==> job 5497: inputs <==
==> flow/design.v <==
module PE (
    input              clk,
    input              CIM_en,
    input              STDW,  
    input              STDR,  
    input        [5:0] STD_A,  
    input        [3:0] weight_in,  
    input      [255:0] act_in,  
    output reg   [3:0] weight_out,  
    output reg  [13:0] PSUM  
);
reg  [255:0] weight;  
integer i;
always @(posedge clk) begin
    for (i = 0; i < 64; i = i+1) begin
        if (STDW && STD_A == i) begin  
            weight[4*i+3 -: 4] <= weight_in;
        end
    end
end
always@(*) begin
    weight_out = 4'b0;
    PSUM = 14'b0;
    if (STDW) begin  
    end
    else if (STDR) begin  
        weight_out = weight[4*STD_A+3 -: 4];
    end
    else begin  
        if (CIM_en) begin
            for (i = 0; i < 64; i = i+1) begin
                PSUM = PSUM + weight[4*i+3 -: 4] * act_in[4*i+3 -: 4];  
            end
        end
    end
end
endmodule
==> flow/run.sh <==
#!/bin/bash
# the make line also repeats each setting of config.mk as NAME=value (left out here)
make -C /OpenROAD-flow-scripts/flow DESIGN_CONFIG=/design/flow/config.mk WORK_HOME=/design/flow/orfs CLKGATE_MAP_FILE= finish
==> flow/config.mk <==
export PLATFORM = sky130hd
export DESIGN_NAME = PE
export DESIGN_NICKNAME = PE
export VERILOG_FILES = /design/flow/design.v
export SDC_FILE = /design/flow/constraint.sdc
export NUM_CORES = 4
export LEC_CHECK = 0
export CAP_MARGIN = 20
export CORE_ASPECT_RATIO = 0.5
export CORE_MARGIN = 2
export CORE_UTILIZATION = 40
export CTS_CLUSTER_DIAMETER = 100
export CTS_CLUSTER_SIZE = 15
export PLACE_DENSITY_LB_ADDON = 0.09
export SLEW_MARGIN = 20
export TNS_END_PERCENT = 15
==> flow/constraint.sdc <==
create_clock -name core_clock -period 20.0 [get_ports {clk}]
set_input_delay 4.0000 -clock core_clock [delete_from_list [all_inputs] [get_ports {clk}]]
set_output_delay 4.0000 -clock core_clock [all_outputs]
set_load 0.01 [all_outputs]
==> inputs of job 1120, as changes to job 5497 <==
CORE_ASPECT_RATIO = default   (was 0.5)
CORE_UTILIZATION = 45   (was 40)
CTS_CLUSTER_DIAMETER = default   (was 100)
CTS_CLUSTER_SIZE = default   (was 15)
PLACE_DENSITY_LB_ADDON = default   (was 0.09)
TNS_END_PERCENT = default   (was 15)
==> flow/constraint.sdc (replaced) <==
create_clock -name core_clock -period 11.7 [get_ports {clk}]
set_input_delay 2.3400 -clock core_clock [delete_from_list [all_inputs] [get_ports {clk}]]
set_output_delay 2.3400 -clock core_clock [all_outputs]
set_load 0.01 [all_outputs]
==> inputs of job 9629, as changes to job 5497 <==
CORE_ASPECT_RATIO = default   (was 0.5)
CORE_UTILIZATION = 72   (was 40)
CTS_CLUSTER_DIAMETER = default   (was 100)
CTS_CLUSTER_SIZE = default   (was 15)
MAX_ROUTING_LAYER = met4   (was default)
PLACE_DENSITY = 0.65   (was default)
PLACE_DENSITY_LB_ADDON = default   (was 0.09)
TNS_END_PERCENT = default   (was 15)
==> flow/constraint.sdc (replaced) <==
create_clock -name core_clock -period 13.8 [get_ports {clk}]
set_input_delay 2.7600 -clock core_clock [delete_from_list [all_inputs] [get_ports {clk}]]
set_output_delay 2.7600 -clock core_clock [all_outputs]
set_load 0.01 [all_outputs]
==> inputs of job 6884, as changes to job 5497 <==
CORE_ASPECT_RATIO = default   (was 0.5)
CORE_UTILIZATION = 72   (was 40)
CTS_CLUSTER_DIAMETER = default   (was 100)
CTS_CLUSTER_SIZE = default   (was 15)
HOLD_SLACK_MARGIN = -0.08   (was default)
MAX_ROUTING_LAYER = met4   (was default)
PLACE_DENSITY_LB_ADDON = default   (was 0.09)
SETUP_SLACK_MARGIN = -0.69   (was default)
TNS_END_PERCENT = default   (was 15)
==> flow/constraint.sdc (replaced) <==
create_clock -name core_clock -period 10.3 [get_ports {clk}]
set_input_delay 2.0600 -clock core_clock [delete_from_list [all_inputs] [get_ports {clk}]]
set_output_delay 2.0600 -clock core_clock [all_outputs]
set_load 0.01 [all_outputs]
==> impl_metrics.csv <==
group,metric,value,unit
status,status,"complete, no violations",
floorplanning,die_area,121000,µm²
timing,setup_slack,1.67,ns
worst_setup_path,cp_slowest_cell,"fa_1",
timing,holdWs,3.90,ns
floorplanning,row_count,89,
cells_and_area,instances_no_fill,6250,
grt,grt_pass1_vias,34200,
cells_and_area,n_fill_cell,11400,
timing,finalSetupTns,0,ns
Source of the figures above: job 5497

==> impl_metrics.csv <==
group,metric,value,unit
status,status,"complete, but fails checks",
status,violations,"negative setup slack",
grt,grt_pass1_vias,40000,
timing,holdWs,2.01,ns
floorplanning,row_count,93,
timing,setup_violations,13,
timing,setup_slack,-3.22,ns
floorplanning,die_area,67800,µm²
worst_setup_path,crit_fanout,3,
worst_setup_path,cp_slowest_cell,"fa_1",
cells_and_area,instances_no_fill,6056,
Source of the figures above: job 6884

==> impl_metrics.csv <==
group,metric,value,unit
cells_and_area,n_fill_cell,3735,
floorplanning,row_count,93,
cells_and_area,instances_no_fill,5767,
timing,holdWs,2.94,ns
timing,setup_violations,10,
timing,setup_slack,-0.954,ns
status,violations,"negative setup slack",
status,status,"complete, but fails checks",
Source of the figures above: job 9629

==> impl_metrics.csv <==
group,metric,value,unit
status,status,"complete, but fails checks",
status,violations,"negative setup slack",
grt,grt_pass1_vias,36400,
timing,holdWs,2.22,ns
detailed_routing,wl_per_cell,22.2,µm
timing,period_used_share,1.19,
floorplanning,die_area,108000,µm²
detailed_routing,drtIter0Drc,2267,
cells_and_area,n_fill_cell,9396,
cells_and_area,regArea,7690,µm²
floorplanning,row_count,118,
timing,setup_violations,12,
worst_setup_path,cp_slowest_cell,"fa_2",
timing,finalSetupTns,-21.47,ns
timing,setup_slack,-2.25,ns
Source of the figures above: job 1120

